==> inputs of 09-24 <==
==> flow/design.v <==
module baud_gen #(
    parameter DIV_WIDTH = 20
)(
    input  wire                 clk,
    input  wire                 rst_n,
    input  wire [DIV_WIDTH-1:0] divisor,
    output reg                  tick_16x
);
    reg [DIV_WIDTH-1:0] counter;
    always @(posedge clk or negedge rst_n) begin
        if (!rst_n) begin
            counter  <= 0;
            tick_16x <= 0;
        end else begin
            if (divisor <= 1) begin
                tick_16x <= 1'b0;
                counter  <= 0;
            end
            else if (counter == divisor - 1) begin
                tick_16x <= 1'b1;
                counter  <= 0;
            end 
            else begin
                tick_16x <= 1'b0;
                counter  <= counter + 1;
            end
        end
    end
endmodule
module sync_fifo #(
    parameter DATA_WIDTH = 8,
    parameter DEPTH      = 16
)(
    input  wire                  clk,
    input  wire                  rst_n,
    input  wire                  wr_en,
    input  wire [DATA_WIDTH-1:0] din,
    input  wire                  rd_en,
    output wire [DATA_WIDTH-1:0] dout,  
    output wire                  full,
    output wire                  empty
);
    localparam PTR_WIDTH = $clog2(DEPTH);
    reg [DATA_WIDTH-1:0] mem [0:DEPTH-1];
    reg [PTR_WIDTH:0]    count;
    reg [PTR_WIDTH-1:0]  wr_ptr, rd_ptr;
    assign dout  = mem[rd_ptr];
    assign full  = (count == DEPTH);
    assign empty = (count == 0);
    always @(posedge clk or negedge rst_n) begin
        if (!rst_n) begin
            count  <= 0;
            wr_ptr <= 0;
            rd_ptr <= 0;
        end else begin
            case ({wr_en && !full, rd_en && !empty})
                2'b10: begin  
                    mem[wr_ptr] <= din;
                    wr_ptr      <= (wr_ptr == DEPTH-1) ? 0 : wr_ptr + 1;
                    count       <= count + 1;
                end
                2'b01: begin  
                    rd_ptr      <= (rd_ptr == DEPTH-1) ? 0 : rd_ptr + 1;
                    count       <= count - 1;
                end
                2'b11: begin  
                    mem[wr_ptr] <= din;
                    wr_ptr      <= (wr_ptr == DEPTH-1) ? 0 : wr_ptr + 1;
                    rd_ptr      <= (rd_ptr == DEPTH-1) ? 0 : rd_ptr + 1;
                end
                default: ; 
            endcase
        end
    end
endmodule
module uart_tx (
    input  wire       clk,
    input  wire       rst_n,
    input  wire       tx_start,     
    input  wire [7:0] din,          
    input  wire       s_tick,
    output reg        tx_busy,     
    output reg        tx
);
    localparam [1:0] IDLE=0, START=1, DATA=2, STOP=3;
    reg [1:0] state, next_state;
    reg [3:0] s_count;
    reg [2:0] n_count;
    reg [7:0] tx_reg;
    always @(posedge clk or negedge rst_n) begin
        if (!rst_n) begin
            state   <= IDLE;
            s_count <= 0;
            n_count <= 0;
            tx_reg  <= 0;
            tx      <= 1'b1;
        end else begin
            state <= next_state;
            case (state)
                IDLE: begin
                    tx <= 1'b1;
                    if (tx_start) begin
                        tx_reg  <= din;
                        s_count <= 0;
                    end
                end
                START: begin
                    tx <= 1'b0;
                    n_count <= 0; 
                    if (s_tick) s_count <= (s_count == 15) ? 0 : s_count + 1;
                end
                DATA: begin
                    tx <= tx_reg[0];  
                    if (s_tick) begin
                        if (s_count == 15) begin
                            s_count <= 0;
                            tx_reg  <= tx_reg >> 1;
                            if (n_count < 7) n_count <= n_count + 1;
                        end else s_count <= s_count + 1;
                    end
                end
                STOP: begin
                    tx <= 1'b1;
                    if (s_tick) begin
                        if (s_count == 15) s_count <= 0;
                        else s_count <= s_count + 1;
                    end
                end
            endcase
        end
    end
    always @(*) begin
        next_state = state;
        tx_busy    = 1'b1; 
        case (state)
            IDLE: begin
                tx_busy = 1'b0; 
                if (tx_start) next_state = START;
            end
            START: if (s_tick && s_count == 15) next_state = DATA;
            DATA:  if (s_tick && s_count == 15 && n_count == 7) next_state = STOP;
            STOP:  if (s_tick && s_count == 15) next_state = IDLE;
        endcase
    end
endmodule
module uart_rx (
    input  wire       clk,
    input  wire       rst_n,
    input  wire       rx,          
    input  wire       s_tick,
    output reg  [7:0] dout,
    output reg        rx_done_tick
);
    localparam [1:0] IDLE=0, START=1, DATA=2, STOP=3;
    reg [1:0] state, next_state;
    reg [3:0] s_count;
    reg [2:0] n_count;
    reg [7:0] rx_reg;
    always @(posedge clk or negedge rst_n) begin
        if (!rst_n) begin
            state   <= IDLE;
            s_count <= 0;
            n_count <= 0;
            rx_reg  <= 0;
            dout    <= 0;
            rx_done_tick <= 0;
        end else begin
            state <= next_state;
            rx_done_tick <= 1'b0;
            case (state)
                IDLE: if (~rx) s_count <= 0;
                START: begin
                    n_count <= 0;  
                    if (s_tick) s_count <= (s_count == 7) ? 0 : s_count + 1;
                end
                DATA: if (s_tick) begin
                    if (s_count == 15) begin
                        s_count <= 0;
                        rx_reg <= {rx, rx_reg[7:1]};
                        if (n_count < 7) n_count <= n_count + 1;
                    end else s_count <= s_count + 1;
                end
                STOP: if (s_tick) begin
                    if (s_count == 15) begin
                         rx_done_tick <= 1'b1;
                         dout <= rx_reg;
                         s_count <= 0;
                    end else s_count <= s_count + 1;
                end
            endcase
        end
    end
    always @(*) begin
        next_state = state;
        case (state)
            IDLE:  if (~rx) next_state = START;
            START: if (s_tick && s_count == 7) next_state = (~rx) ? DATA : IDLE;
            DATA:  if (s_tick && s_count == 15 && n_count == 7) next_state = STOP;
            STOP:  if (s_tick && s_count == 15) next_state = IDLE;
        endcase
    end
endmodule
    module apb_uart (
    input  wire        pclk,
    input  wire        presetn,
    input  wire [31:0] paddr,
    input  wire        psel,
    input  wire        penable,
    input  wire        pwrite,
    input  wire [31:0] pwdata,
    output reg  [31:0] prdata,
    output wire        pready,
    output wire        pslverr,
    output wire        tx_o,
    input  wire        rx_i
);
    initial begin
        if (16 < 2) $error("FIFO DEPTH must be >= 2");
    end
    wire rst_n = presetn; 
    assign pready  = 1'b1;   
    assign pslverr = 1'b0;
    reg rx_sync1, rx_sync2;
    always @(posedge pclk or negedge rst_n) begin
        if (!rst_n) begin
            rx_sync1 <= 1'b1;
            rx_sync2 <= 1'b1;
        end else begin
            rx_sync1 <= rx_i;
            rx_sync2 <= rx_sync1; 
        end
    end
    reg  [19:0] baud_divisor;
    wire        s_tick;
    wire [7:0]  tx_fifo_out, rx_fifo_out, rx_data_raw;
    wire        tx_full, tx_empty, rx_full, rx_empty;
    wire        rx_done_tick;
    wire        uart_tx_busy;
    reg         tx_fifo_rd_en;
    reg         uart_tx_start;
    reg  [7:0]  uart_tx_data_latched;
    wire wr_en = psel & penable & pwrite;
    wire rd_en = psel & penable & ~pwrite;
    wire [3:0] addr = paddr[3:0];
    localparam [1:0] S_TX_IDLE = 0, S_TX_POP = 1, S_TX_START = 2;
    reg [1:0] tx_fsm_state;
    always @(posedge pclk or negedge rst_n) begin
        if (!rst_n) begin
            tx_fsm_state   <= S_TX_IDLE;
            tx_fifo_rd_en  <= 0;
            uart_tx_start  <= 0;
            uart_tx_data_latched <= 0;
        end else begin
            tx_fifo_rd_en <= 0;
            uart_tx_start <= 0;
            case (tx_fsm_state)
                S_TX_IDLE: begin
                    if (!tx_empty && !uart_tx_busy && !uart_tx_start) begin  
                        tx_fifo_rd_en <= 1; 
                        uart_tx_data_latched <= tx_fifo_out;
                        tx_fsm_state <= S_TX_START;
                    end
                end
                S_TX_START: begin
                    uart_tx_start <= 1; 
                    tx_fsm_state  <= S_TX_IDLE;
                end
                default: tx_fsm_state <= S_TX_IDLE;
            endcase
        end
    end
    always @(posedge pclk or negedge rst_n) begin
        if (!rst_n) baud_divisor <= 20'd325;
        else if (wr_en && addr == 4'h08) baud_divisor <= pwdata[19:0];
    end
    always @(*) begin
        prdata = 32'b0;
        case (addr)
            4'h00: prdata = {24'b0, rx_fifo_out}; 
            4'h04: prdata = {30'b0, rx_empty, tx_full};
            4'h08: prdata = {12'b0, baud_divisor};
            default: prdata = 32'b0;
        endcase
    end
    baud_gen #(.DIV_WIDTH(20)) u_baud (
        .clk(pclk), .rst_n(rst_n),
        .divisor(baud_divisor), .tick_16x(s_tick)
    );
    sync_fifo #(.DATA_WIDTH(8), .DEPTH(16)) u_tx_fifo (
        .clk(pclk), .rst_n(rst_n),
        .wr_en(wr_en && (addr == 4'h00)),
        .din(pwdata[7:0]),
        .rd_en(tx_fifo_rd_en), 
        .dout(tx_fifo_out), 
        .full(tx_full), .empty(tx_empty)
    );
    uart_tx u_tx (
        .clk(pclk), .rst_n(rst_n),
        .tx_start(uart_tx_start),
        .din(uart_tx_data_latched),
        .s_tick(s_tick),
        .tx_busy(uart_tx_busy),
        .tx(tx_o)
    );
    sync_fifo #(.DATA_WIDTH(8), .DEPTH(16)) u_rx_fifo (
        .clk(pclk), .rst_n(rst_n),
        .wr_en(rx_done_tick),
        .din(rx_data_raw),
        .rd_en(rd_en && (addr == 4'h00)),
        .dout(rx_fifo_out),
        .full(rx_full), .empty(rx_empty)
    );
    uart_rx u_rx (
        .clk(pclk), .rst_n(rst_n),
        .rx(rx_sync2), 
        .s_tick(s_tick),
        .dout(rx_data_raw),
        .rx_done_tick(rx_done_tick)
    );
endmodule
==> flow/run.sh <==
#!/bin/bash
# the make line also repeats each setting of config.mk as NAME=value (left out here)
make -C /OpenROAD-flow-scripts/flow DESIGN_CONFIG=/design/flow/config.mk WORK_HOME=/design/flow/orfs CLKGATE_MAP_FILE= finish
==> flow/config.mk <==
export PLATFORM = sky130hd
export DESIGN_NAME = apb_uart
export DESIGN_NICKNAME = apb_uart
export VERILOG_FILES = /design/flow/design.v
export SDC_FILE = /design/flow/constraint.sdc
export NUM_CORES = 4
export LEC_CHECK = 0
export ABC_AREA = 1
export CAP_MARGIN = 20
export CORE_MARGIN = 2
export CORE_UTILIZATION = 72
export CTS_CLUSTER_DIAMETER = 361
export CTS_CLUSTER_SIZE = 16
export PLACE_DENSITY_LB_ADDON = 0.01
export SLEW_MARGIN = 20
==> flow/constraint.sdc <==
create_clock -name core_clock -period 2.73 [get_ports {pclk}]
set_input_delay 0.5460 -clock core_clock [delete_from_list [all_inputs] [get_ports {pclk}]]
set_output_delay 0.5460 -clock core_clock [all_outputs]
set_load 0.01 [all_outputs]
==> 06-23 (differences from 09-24) <==
Settings changed: CAP_MARGIN 20 to 40, CTS_CLUSTER_DIAMETER 361 to 364, CTS_CLUSTER_SIZE 16 to 15, GPL_ROUTABILITY_DRIVEN set to 0, SETUP_SLACK_MARGIN set to -0.25.
==> flow/constraint.sdc (replaced) <==
create_clock -name core_clock -period 2.76 [get_ports {pclk}]
set_input_delay 0.5520 -clock core_clock [delete_from_list [all_inputs] [get_ports {pclk}]]
set_output_delay 0.5520 -clock core_clock [all_outputs]
set_load 0.01 [all_outputs]
==> 05-18 (differences from 09-24) <==
Settings changed: ABC_AREA 1 to not set, CORE_UTILIZATION 72 to 59, CTS_CLUSTER_DIAMETER 361 to not set, CTS_CLUSTER_SIZE 16 to not set, GPL_TIMING_DRIVEN set to 1, MAX_ROUTING_LAYER set to met4, PLACE_DENSITY_LB_ADDON 0.01 to 0.03, SETUP_SLACK_MARGIN set to 2.36, SLEW_MARGIN 20 to 35.
==> flow/constraint.sdc (replaced) <==
create_clock -name core_clock -period 8.07 [get_ports {pclk}]
set_input_delay 1.6140 -clock core_clock [delete_from_list [all_inputs] [get_ports {pclk}]]
set_output_delay 1.6140 -clock core_clock [all_outputs]
set_load 0.01 [all_outputs]
==> impl_metrics.yaml <==
# yosys + openroad results
run_status:
  failed_checks: "negative setup slack"
  outcome: "failed layout checks"
final_timing:
  worst_slack_ns: -0.5269
  finalSetupViolations: 8
worst_setup_path:
  cp.depth: 13
cells_and_area:
  nets: 1983
power_and_ir_drop:
  power_frac_comb_pct: 21.2
The numbers above come from 09-24.

==> impl_metrics.yaml <==
# yosys + openroad results
worst_setup_path:
  cp.depth: 12
final_timing:
  worst_slack_ns: -0.3643
  finalSetupViolations: 21
run_status:
  outcome: "failed layout checks"
  failed_checks: "negative setup slack"
The numbers above come from 06-23.

==> impl_metrics.yaml <==
# yosys + openroad results
run_status:
  outcome: "no timing/DRC/antenna violations"
final_timing:
  worst_slack_ns: 2.548
  finalSetupViolations: 0
power_and_ir_drop:
  power_frac_comb_pct: 18.8
routing:
  num_antenna_cells: 0
cells_and_area:
  nets: 1490
  combAreaFraction_pct: 29.98
worst_setup_path:
  critPathArrivalTime_ns: 3.91
  cp.depth: 5
The numbers above come from 05-18.


==> exp/xenon: inputs <==
// apb_uart: RTL as listed in full above, without the edits since
Settings: LEC_CHECK=0, CAP_MARGIN=20, CELL_PAD_IN_SITES_GLOBAL_PLACEMENT=0, CORE_ASPECT_RATIO=1.08, CORE_MARGIN=2, CORE_UTILIZATION=40, CTS_CLUSTER_DIAMETER=60, CTS_CLUSTER_SIZE=73, PLACE_DENSITY_LB_ADDON=0.11, SETUP_SLACK_MARGIN=0.77, SLEW_MARGIN=35; clock period 6.0 ns.
run.sh (not shown) runs the stock make flow with config.mk's settings and CLKGATE_MAP_FILE=.
==> exp/onyx (differences from exp/xenon) <==
- ABC_AREA: default -> 1
- CELL_PAD_IN_SITES_GLOBAL_PLACEMENT: 0 -> 3
- CORE_ASPECT_RATIO: 1.08 -> default
- CORE_UTILIZATION: 40 -> 17
- CTS_CLUSTER_DIAMETER: 60 -> default
- CTS_CLUSTER_SIZE: 73 -> default
- GPL_TIMING_DRIVEN: default -> 0
- PLACE_DENSITY_LB_ADDON: 0.11 -> 0.14
- SETUP_SLACK_MARGIN: 0.77 -> default
- SLEW_MARGIN: 35 -> 20
- TNS_END_PERCENT: default -> 60
==> flow/constraint.sdc (replaced) <==
create_clock -name core_clock -period 7.75 [get_ports {pclk}]
set_input_delay 1.5500 -clock core_clock [delete_from_list [all_inputs] [get_ports {pclk}]]
set_output_delay 1.5500 -clock core_clock [all_outputs]
set_load 0.01 [all_outputs]
==> exp/garnet (differences from exp/xenon) <==
- ABC_AREA: default -> 1
- CELL_PAD_IN_SITES_GLOBAL_PLACEMENT: 0 -> default
- CORE_ASPECT_RATIO: 1.08 -> default
- CORE_UTILIZATION: 40 -> 72
- CTS_CLUSTER_DIAMETER: 60 -> 343
- CTS_CLUSTER_SIZE: 73 -> default
- PLACE_DENSITY_LB_ADDON: 0.11 -> default
- SETUP_SLACK_MARGIN: 0.77 -> default
- SLEW_MARGIN: 35 -> 20
==> flow/constraint.sdc (replaced) <==
create_clock -name core_clock -period 2.76 [get_ports {pclk}]
set_input_delay 0.5520 -clock core_clock [delete_from_list [all_inputs] [get_ports {pclk}]]
set_output_delay 0.5520 -clock core_clock [all_outputs]
set_load 0.01 [all_outputs]
==> notes <==
exp/onyx finished clean. exp/xenon finished with timing, DRC and antenna clean. exp/garnet finished but fails on negative setup slack. Between exp/xenon and exp/garnet, the lower count of clock-buffer cells in the layout is in exp/xenon (gap 20). Global-route usage: exp/onyx < exp/xenon < exp/garnet. Clock skew, lowest first: exp/xenon, exp/garnet, exp/onyx. Wire length, highest first: exp/onyx, exp/garnet, exp/xenon. Against exp/onyx, the critical path depth of exp/garnet is lower by 1. The lowest sequential power belongs to exp/onyx, the highest to exp/garnet. Sequential share of layout area: exp/onyx < exp/garnet < exp/xenon. In sequential cell count, exp/onyx and exp/xenon do not differ. Register-to-register slack, lowest first: exp/garnet, exp/xenon, exp/onyx.

==> build 1 <==
Starts from the design.v that is shown in full above.
export LEC_CHECK = 0
export ABC_AREA = 1
export CAP_MARGIN = 20
export CORE_MARGIN = 2
export CORE_UTILIZATION = 72
export CTS_CLUSTER_DIAMETER = 355
export CTS_CLUSTER_SIZE = 15
export PLACE_DENSITY_LB_ADDON = 0.01
export SLEW_MARGIN = 20
create_clock -name core_clock -period 2.79 [get_ports {pclk}]
==> build 67 (differences from build 1) <==
--- a/flow/config.mk
+++ b/flow/config.mk
@@ -6,10 +6,13 @@
 export NUM_CORES = 4
 export LEC_CHECK = 0
 export ABC_AREA = 1
-export CAP_MARGIN = 20
+export CAP_MARGIN = 40
 export CORE_MARGIN = 2
 export CORE_UTILIZATION = 72
-export CTS_CLUSTER_DIAMETER = 355
+export CTS_CLUSTER_DIAMETER = 361
 export CTS_CLUSTER_SIZE = 15
+export GPL_ROUTABILITY_DRIVEN = 0
+export HOLD_SLACK_MARGIN = 0.3
 export PLACE_DENSITY_LB_ADDON = 0.01
+export SETUP_SLACK_MARGIN = -0.19
 export SLEW_MARGIN = 20
==> flow/constraint.sdc (replaced) <==
create_clock -name core_clock -period 2.73 [get_ports {pclk}]
set_input_delay 0.5460 -clock core_clock [delete_from_list [all_inputs] [get_ports {pclk}]]
set_output_delay 0.5460 -clock core_clock [all_outputs]
set_load 0.01 [all_outputs]
==> build 65 (differences from build 1) <==
==> flow/config.mk (replaced) <==
export PLATFORM = sky130hd
export DESIGN_NAME = apb_uart
export DESIGN_NICKNAME = apb_uart
export VERILOG_FILES = /design/flow/design.v
export SDC_FILE = /design/flow/constraint.sdc
export NUM_CORES = 4
export LEC_CHECK = 0
export CAP_MARGIN = 20
export CORE_MARGIN = 2
export CORE_UTILIZATION = 70
export CTS_CLUSTER_DIAMETER = 351
export HOLD_SLACK_MARGIN = -0.1
export MAX_ROUTING_LAYER = met4
export SLEW_MARGIN = 20
==> flow/constraint.sdc (replaced) <==
create_clock -name core_clock -period 4.58 [get_ports {pclk}]
set_input_delay 0.9160 -clock core_clock [delete_from_list [all_inputs] [get_ports {pclk}]]
set_output_delay 0.9160 -clock core_clock [all_outputs]
set_load 0.01 [all_outputs]
==> results <==
| metric | build 1 | build 65 | build 67 |
|---|---|---|---|
| Signal inverters | 169 | 38 | 169 |
| Status | finished with violations | finished clean | finished with violations |
| Violated checks | setup timing | - | setup timing |
| Met3 WL | 4.42 mm | 2.47 mm | 4.37 mm |
| Antenna violations before repair | 0 | 1 | 0 |
| Met1 track demand over resource in global routing | 47.2% | 42.6% | 46.2% |
| Post-Synthesis Cell Area | 0.0173 mm2 | 0.0171 mm2 | 0.0173 mm2 |
| Clock group total power | 3910 uW | 2990 uW | 3920 uW |
| Total of hold buffers inserted after clock tree synthesis | 0 | 0 | 1 |
| Fraction of the core area occupied by cells at floorplan | 73.5% | 70.9% | 73.5% |
| 1st-iter DRT viols | 1,835 | 1,309 | 1,583 |
| Worst path slowest cell | dfrtp_2 | clkdlybuf4s50_1 | dfrtp_2 |
| Top cell by count, worst path | - | a21oi_1 | buf_4 |
| Summed negative setup slack over all endpoints | -3.46 ns | 0 ns | -3.28 ns |
| Mean instance size in the synthesized netlist | 10.2 um2 | 12.8 um2 | 10.2 um2 |
| Number of warnings in the stage logs | 87 | 85 | 87 |
No activity file was given, so power comes from the tool's default toggle rates.
